// apb_uart
module apb_uart #(
    parameter SYSTEM_FREQUENCY = 50_000_000,
    parameter SAMPLING_RATE = 16
)(
    input pclk,  
    input preset_n,  
    input psel,
    input penable,
    input pwrite,
    input[11:0] paddr,
    input[3:0] pstrb,
    input[31:0] pwdata,
    output pready,
    output pslverr,
    output[31:0] prdata,
    output irq,
    output logic baud_o,
    output logic tick_rx, 
    input cts_n,
    input rx,
    output tx,
    output rts_n
);
For scale: ~3800 cells after synthesis, roughly 94 I/O pins.
Settings: LEC_CHECK=0, ABC_AREA=1, CAP_MARGIN=35, CORE_ASPECT_RATIO=0.9, CORE_MARGIN=2, CORE_UTILIZATION=28, CTS_CLUSTER_DIAMETER=250, MAX_ROUTING_LAYER=met5, PLACE_DENSITY_LB_ADDON=0.22, SLEW_MARGIN=15; clock period 7.92 ns.
run.sh (not shown) runs the stock make flow with config.mk's settings and CLKGATE_MAP_FILE=.
==> next run, changes <==
- ABC_AREA: 1 -> default
- CAP_MARGIN: 35 -> 20
- CORE_ASPECT_RATIO: 0.9 -> default
- CORE_UTILIZATION: 28 -> 48
- CTS_CLUSTER_DIAMETER: 250 -> default
- CTS_CLUSTER_SIZE: default -> 98
- MAX_ROUTING_LAYER: met5 -> default
- PLACE_DENSITY_LB_ADDON: 0.22 -> default
- SLEW_MARGIN: 15 -> 20
- clock period: 7.92 -> 12.0 ns (I/O delays scaled with it)
Area after synthesis decreases by a few percent.
Cell area decreases by a few percent.
Synthesized cell count decreases by about a fifth.
Die size decreases by well over a third.
Non-clock buffer count decreases by 8.

========
apb_uart again, from the RTL that the note above started with.
Design apb_uart, start of the top module:
module apb_uart #(
    parameter SYSTEM_FREQUENCY = 50_000_000,
    parameter SAMPLING_RATE = 16
)(
    input pclk,  
    input preset_n,  
    input psel,
    input penable,
    input pwrite,
    input[11:0] paddr,
    input[3:0] pstrb,
    input[31:0] pwdata,
    output pready,
    output pslverr,
    output[31:0] prdata,
    output irq,
    output logic baud_o,
    output logic tick_rx, 
    input cts_n,
    input rx,
    output tx,
    output rts_n
);
clock: 17.3 ns
lec_check: 0
cap_margin: 20
core_margin: 2
core_utilization: 71
cts_cluster_diameter: 258
slew_margin: 20
Then changed:
Settings changed: CORE_UTILIZATION 71 to 70, CTS_CLUSTER_DIAMETER 258 to unset, SETUP_SLACK_MARGIN set to 0.66.
Clock period 17.3 ns to 4.41 ns, I/O delays scaled along.
Result:
- global-route usage decreases by 1.0 points
- die size increases by 1.4%
- non-clock buffer count increases by 13
- via count barely changes
- hold slack got worse by 240 ps
- power increases to 3.9 times its value
- area after synthesis does not change
- utilization decreases by 0.39 points
- sequential cell count is unchanged
- critical path depth increases by 6
- setup slack got worse by 10000 ps
Then changed:
Settings changed: CORE_UTILIZATION 70 to 33, SETUP_SLACK_MARGIN 0.66 to unset.
Clock period 4.41 ns to 27.7 ns, I/O delays scaled along.
The changed run ran to the end with no violations.
Die size rises by 110%.
Final area goes up by 2.2%.
First-iteration DRC count falls by 14%.
Then changed:
Settings changed: CORE_UTILIZATION 33 to 70, SETUP_SLACK_MARGIN set to 0.85.
Clock period 27.7 ns to 3.44 ns, I/O delays scaled along.
Result: Via count goes up by 6.3%; non-clock buffer count came out higher by 53; design area fell by 0.32%; worst setup slack is worse by 19000 ps; area after synthesis stays the same; utilization is higher by 43 points; wire length rose by 1.8%; global-route usage went up by 19 points; die size is lower by 52%.

========
job 4120:
apb_uart again, from the RTL that the note above started with.
## apb_uart
module apb_uart #(
    parameter SYSTEM_FREQUENCY = 50_000_000,
    parameter SAMPLING_RATE = 16
)(
    input pclk,  
    input preset_n,  
    input psel,
    input penable,
    input pwrite,
    input[11:0] paddr,
    input[3:0] pstrb,
    input[31:0] pwdata,
    output pready,
    output pslverr,
    output[31:0] prdata,
    output irq,
    output logic baud_o,
    output logic tick_rx, 
    input cts_n,
    input rx,
    output tx,
    output rts_n
);
    localparam logic [11:0] ADDR_TDR = 12'h000;
    localparam logic [11:0] ADDR_RDR = 12'h004;
    localparam logic [11:0] ADDR_LCR = 12'h008;
    localparam logic [11:0] ADDR_OCR = 12'h00C;
    localparam logic [11:0] ADDR_LSR = 12'h010;
    localparam logic [11:0] ADDR_FCR = 12'h014;
    localparam logic [11:0] ADDR_IER = 12'h018;
    localparam logic [11:0] ADDR_IIR = 12'h01C;
    localparam logic [11:0] ADDR_HCR = 12'h020;
    logic [31:0] tdr;
    logic [31:0] rdr;
    logic [31:0] lcr;
    logic [31:0] ocr;
    logic [31:0] lsr;
    logic [31:0] fcr;
    logic [31:0] ier;
    logic [31:0] iir;
    logic [31:0] hcr;
    logic [31:0] pwdata_d;
    logic psel_d;
    logic penable_d;
    logic pwrite_d;
    logic [11:0] paddr_d;
    logic [3:0] pstrb_d;
    always_ff @(posedge pclk or negedge preset_n) begin
        if(~preset_n) begin
             pwdata_d<= 0;
             psel_d <= 0;
             penable_d <= 0;
             pwrite_d <= 0;
             paddr_d <= 0;
             pstrb_d <= 0;
        end else begin
            pwdata_d <= pwdata;
            psel_d <= psel;
            penable_d <= penable;
            pwrite_d <= pwrite;
            paddr_d <= paddr;
            pstrb_d <= pstrb;
        end
    end
    apb_slave apb_slave_inst
        (
            .clk      (pclk),
            .preset_n (preset_n),
            .psel     (psel_d),
            .penable  (penable_d),
            .pwrite   (pwrite_d),
            .paddr    (paddr_d),
  ...
==> flow/config.mk <==
export PLATFORM = sky130hd
export DESIGN_NAME = apb_uart
export DESIGN_NICKNAME = apb_uart
export VERILOG_FILES = /design/flow/design.v
export SDC_FILE = /design/flow/constraint.sdc
export NUM_CORES = 4
export LEC_CHECK = 0
export ABC_AREA = 1
export CAP_MARGIN = 20
export CELL_PAD_IN_SITES_DETAIL_PLACEMENT = 0
export CORE_MARGIN = 2
export CORE_UTILIZATION = 72
export CTS_CLUSTER_DIAMETER = 336
export CTS_CLUSTER_SIZE = 15
export GPL_ROUTABILITY_DRIVEN = 0
export GPL_TIMING_DRIVEN = 1
export HOLD_SLACK_MARGIN = 0.3
export PLACE_DENSITY_LB_ADDON = 0.01
export SETUP_SLACK_MARGIN = 0.96
export SLEW_MARGIN = 20
==> flow/constraint.sdc <==
create_clock -name core_clock -period 3.37 [get_ports {pclk}]
set_input_delay 0.6740 -clock core_clock [delete_from_list [all_inputs] [get_ports {pclk}]]
set_output_delay 0.6740 -clock core_clock [all_outputs]
set_load 0.01 [all_outputs]
Job 4120: PASS, flow complete, no timing, DRC or antenna violations
diff inputs: job 4120 => job 9977
Settings: GPL_ROUTABILITY_DRIVEN removed (was 0); CTS_CLUSTER_DIAMETER removed (was 336); PLACE_DENSITY_LB_ADDON removed (was 0.01); SETUP_SLACK_MARGIN changed from 0.96 to 0.89; ABC_AREA removed (was 1); CELL_PAD_IN_SITES_DETAIL_PLACEMENT removed (was 0); HOLD_SLACK_MARGIN removed (was 0.3); CTS_CLUSTER_SIZE changed from 15 to 50; GPL_TIMING_DRIVEN removed (was 1).
--- outcome ---
Job 9977 ends up with a clock group share of total power that is 6.3 points higher than in job 4120. Compared with job 4120, job 9977 shows a higher proportion of cell area spent on the clock network. Job 4120 → job 9977: met1 routed wirelength after detailed routing higher; proportion of total power due to net switching higher; total wirelength of the detailed-routed design higher; maximum vdd drop higher. Sort job 4120 and job 9977 by xor and xnor area share after synthesis asc -> top: job 4120. Number of antenna violations at the first check in global routing ended up 1 lower on job 9977 than on job 4120. Power: job 9977 draws more than job 4120. Re count of clock-buffer cells in the layout: job 9977 is 17 up on job 4120. Sort job 4120 and job 9977 by post-synthesis share of cell area spent on and-or and or-and gates asc -> top: job 9977.
Input-level comparison between job 5556 and job 9977:
Settings: setting ABC_AREA to 1 for the first time; changing SETUP_SLACK_MARGIN from 0.89 to 1.0; setting CTS_CLUSTER_DIAMETER to 374 for the first time; changing CTS_CLUSTER_SIZE from 50 to 10.
## What came out
- Diff job 9977..job 5556 | proportion of synthesized flip-flops having asynchronous set or reset | unchanged
- Across both runs, sequential share of layout area was lower for job 5556 than for job 9977.
- Max number of distinct library cells after synthesis across job 5556 and job 9977: job 9977
- Job 5556 against job 9977: number of buffers and inverters on the critical path fell by 1; final core area utilization -1.7 points; insertion delay to the later sink of the worst-skew pair saw little to no change; slew of the pin with the lowest slew margin fell by 0.13 ns; final worst slack picked up an extra 0.094 ns.
- Job 5556: setup slack of the most critical reg-to-reg path 0.09 ns above job 9977
- The standard cells in job 5556 occupy more silicon area than those in job 9977 do.
Inputs modified between job 5556 and job 7137:
Settings: a change of SETUP_SLACK_MARGIN from 1.0 to 0.99; an added PLACE_DENSITY_LB_ADDON of 0.12; an added CORE_ASPECT_RATIO of 0.7; an added HOLD_SLACK_MARGIN of 0.3; a change of CTS_CLUSTER_DIAMETER from 374 to 373.
--- outcome ---
- In the tables for job 5556 and job 7137, initial antenna violation count reads lower with job 5556.
- Cmp job 5556 and job 7137 / setup slack after placement / lower: job 7137
- Taking job 5556 as the reference, in job 7137 delay of the slowest critical-path stage moved up; wire length after detailed routing moved up; critical path depth moved down.
Here is what was changed in the inputs of job 328 compared with job 7137.
Settings: CAP_MARGIN: 20 -> 40; PLACE_DENSITY_LB_ADDON: 0.12 -> 0.0; CTS_CLUSTER_SIZE: 10 -> 50; CORE_ASPECT_RATIO: 0.7 -> unset; ABC_AREA: 1 -> unset; HOLD_SLACK_MARGIN: 0.3 -> unset; CTS_CLUSTER_DIAMETER: 373 -> 43.
==> comparison <==
Job 328 ran to completion and came out clean on the timing, DRC and antenna checks.
The lower final period demand of the worst path of job 7137 and job 328 is in job 7137.
Taking job 328 as 1.0, job 7137 lands at 1.2 on number of nets in the finished design.
Job 7137 and job 328 ended up with nearly the same clock-pin slew on the worst setup and hold paths.
baud_gen_inst.BIT_PERIOD_TX[7] as the worst setup path startpoint was reported by job 328, and apb_slave_inst.register_file_inst.fcr_o[0] by job 7137.
From job 7137 to job 328 the numbers moved as follows: setup slack -0.13 ns, area overhead of the layout relative to synthesis rose 5.0 points, die outline area now sits lower, area of the mapped netlist moved down, hold slack moved down.
Input changes introduced in job 4019 (baseline for comparison: job 328):
Settings: swapping 40 for 20 in CAP_MARGIN; putting CORE_ASPECT_RATIO at 0.72 where nothing was set; putting HOLD_SLACK_MARGIN at -0.09 where nothing was set; swapping 43 for 26 in CTS_CLUSTER_DIAMETER; swapping 0.99 for 0.96 in SETUP_SLACK_MARGIN; swapping 0.0 for 0.01 in PLACE_DENSITY_LB_ADDON.
### Flow results
- Job 4019 ends up with higher shortest period the worst path allows than job 328 does.
- Compared to job 328, job 4019 has wire length reported by the detailed router 15% higher.
- Status: critical path depth in cells parity (job 4019, job 328)

========
apb_uart again, from the RTL that the note above started with.
==> flow/design.v (excerpt) <==
module apb_uart #(
    parameter SYSTEM_FREQUENCY = 50_000_000,
    parameter SAMPLING_RATE = 16
)(
    input pclk,  
    input preset_n,  
    input psel,
    input penable,
    input pwrite,
    input[11:0] paddr,
    input[3:0] pstrb,
    input[31:0] pwdata,
    output pready,
    output pslverr,
    output[31:0] prdata,
    output irq,
    output logic baud_o,
    output logic tick_rx, 
    input cts_n,
    input rx,
    output tx,
    output rts_n
);
    localparam logic [11:0] ADDR_TDR = 12'h000;
    localparam logic [11:0] ADDR_RDR = 12'h004;
    localparam logic [11:0] ADDR_LCR = 12'h008;
    localparam logic [11:0] ADDR_OCR = 12'h00C;
    localparam logic [11:0] ADDR_LSR = 12'h010;
    localparam logic [11:0] ADDR_FCR = 12'h014;
    localparam logic [11:0] ADDR_IER = 12'h018;
    localparam logic [11:0] ADDR_IIR = 12'h01C;
    localparam logic [11:0] ADDR_HCR = 12'h020;
    logic [31:0] tdr;
    logic [31:0] rdr;
    logic [31:0] lcr;
    logic [31:0] ocr;
    logic [31:0] lsr;
    logic [31:0] fcr;
    logic [31:0] ier;
    logic [31:0] iir;
    logic [31:0] hcr;
    logic [31:0] pwdata_d;
    logic psel_d;
    logic penable_d;
    logic pwrite_d;
    logic [11:0] paddr_d;
    logic [3:0] pstrb_d;
    always_ff @(posedge pclk or negedge preset_n) begin
        if(~preset_n) begin
             pwdata_d<= 0;
             psel_d <= 0;
             penable_d <= 0;
             pwrite_d <= 0;
             paddr_d <= 0;
             pstrb_d <= 0;
  ...
make LEC_CHECK=0 CAP_MARGIN=0 CORE_ASPECT_RATIO=1.75 CORE_MARGIN=2 CORE_UTILIZATION=72 CTS_CLUSTER_SIZE=50 HOLD_SLACK_MARGIN=0.3 PLACE_DENSITY_LB_ADDON=0.01 SETUP_SLACK_MARGIN=0.96 SLEW_MARGIN=20 finish   # period 3.37 ns
Next try:
- ABC_AREA: unset -> 1
- CAP_MARGIN: 0 -> 20
- CORE_ASPECT_RATIO: 1.75 -> unset
- CTS_CLUSTER_DIAMETER: unset -> 377
- CTS_CLUSTER_SIZE: 50 -> 10
- HOLD_SLACK_MARGIN: 0.3 -> unset
- PLACE_DENSITY_LB_ADDON: 0.01 -> unset
- SETUP_SLACK_MARGIN: 0.96 -> 0.99
Result: Worst setup slack is better by 0.23 ns; via count increases by 15%; worst hold slack is worse by 0.31 ns; clock skew is about the same; cell count increases by 22%; routed wire length increases by 5.0%.
Next try:
- ABC_AREA: 1 -> unset
- CTS_CLUSTER_DIAMETER: 377 -> unset
- CTS_CLUSTER_SIZE: 10 -> 50
- PLACE_DENSITY_LB_ADDON: unset -> 0.0
Sequential power is about the same. Utilization grows by 2.1 points. Synthesized area decreases by about 2%. Worst setup slack degrades by 0.053 ns. Hold slack is better by 0.098 ns. Non-clock buffer count rises by 47. Clock-buffer cell count falls by 18. Combinational power goes up by about 26%. Sequential share of layout area stays flat. Global-route usage came out higher by 0.97 points. Critical path depth shrinks by 3.
Next try:
- CORE_UTILIZATION: 72 -> 70
- CTS_CLUSTER_SIZE: 50 -> unset
- PLACE_DENSITY_LB_ADDON: 0.0 -> 0.01
- SETUP_SLACK_MARGIN: 0.99 -> 0.98
Die size increases by about 2.8%.
Power increases by 0.66%.
Wire length decreases by about 2.4%.
Clock power increases by about 1%.
Hold slack gains 0.079 ns.

========
== try-nickel ==
Starting RTL as in the previous note.
make LEC_CHECK=0 ABC_AREA=1 CAP_MARGIN=20 CORE_ASPECT_RATIO=0.72 CORE_MARGIN=2 CORE_UTILIZATION=72 CTS_CLUSTER_DIAMETER=374 CTS_CLUSTER_SIZE=10 PLACE_DENSITY=0.36 SETUP_SLACK_MARGIN=1.0 SLEW_MARGIN=20 finish   # period 3.37 ns
Per the final summary, try-nickel finished and its layout is clean on timing, DRC and antenna.
Here is what was changed in the inputs of try-harbor compared with try-nickel.
- CTS_CLUSTER_SIZE: 10 -> 62
- CTS_CLUSTER_DIAMETER: 374 -> 28
- PLACE_DENSITY_LB_ADDON: unset -> 0.01
- SETUP_SLACK_MARGIN: 1.0 -> 0.96
- PLACE_DENSITY: 0.36 -> unset
- HOLD_SLACK_MARGIN: unset -> 0.3
- ABC_AREA: 1 -> unset
Notes after the runs:
| hold slack | lower: try-nickel |
Relative to try-nickel, the clock skew after layout of try-harbor is higher by 0.013 ns.
Clock network fraction of design power (higher): try-harbor
Against try-nickel, try-harbor reports a worst setup slack after layout that is lower.
For try-lagoon, these inputs were changed with respect to try-harbor:
- removing CTS_CLUSTER_DIAMETER (formerly 28)
- changing CTS_CLUSTER_SIZE from 62 to 50
### Flow results
Across try-lagoon and try-harbor, the outcome is the same: a clean finish for every run. Comparing try-lagoon and try-harbor, the lower count of clock-buffer cells in the layout was measured on try-lagoon. try-lagoon reports its end point of the critical path as baud_gen_inst.counter_tx[2] while try-harbor reports uart_tx_top_inst.fifo_tx_inst.count[3]. Compared with try-harbor, try-lagoon shows detailed-routed wire length on met3 that has gone down by a little under 10%. Re worst hold slack: try-lagoon and try-harbor aren't equal, and the higher value belongs to try-harbor. | clock group share of total power | higher: try-harbor |. Diff try-harbor -> try-lagoon: synthesized cell count was more or less identical, number of distinct standard cells referenced by the synthesized netlist held steady. Min sequential share of layout area across try-lagoon and try-harbor: try-harbor. The final cell count without fillers of try-lagoon is lower than that of try-harbor.
Power and IR drop assume default switching activity.
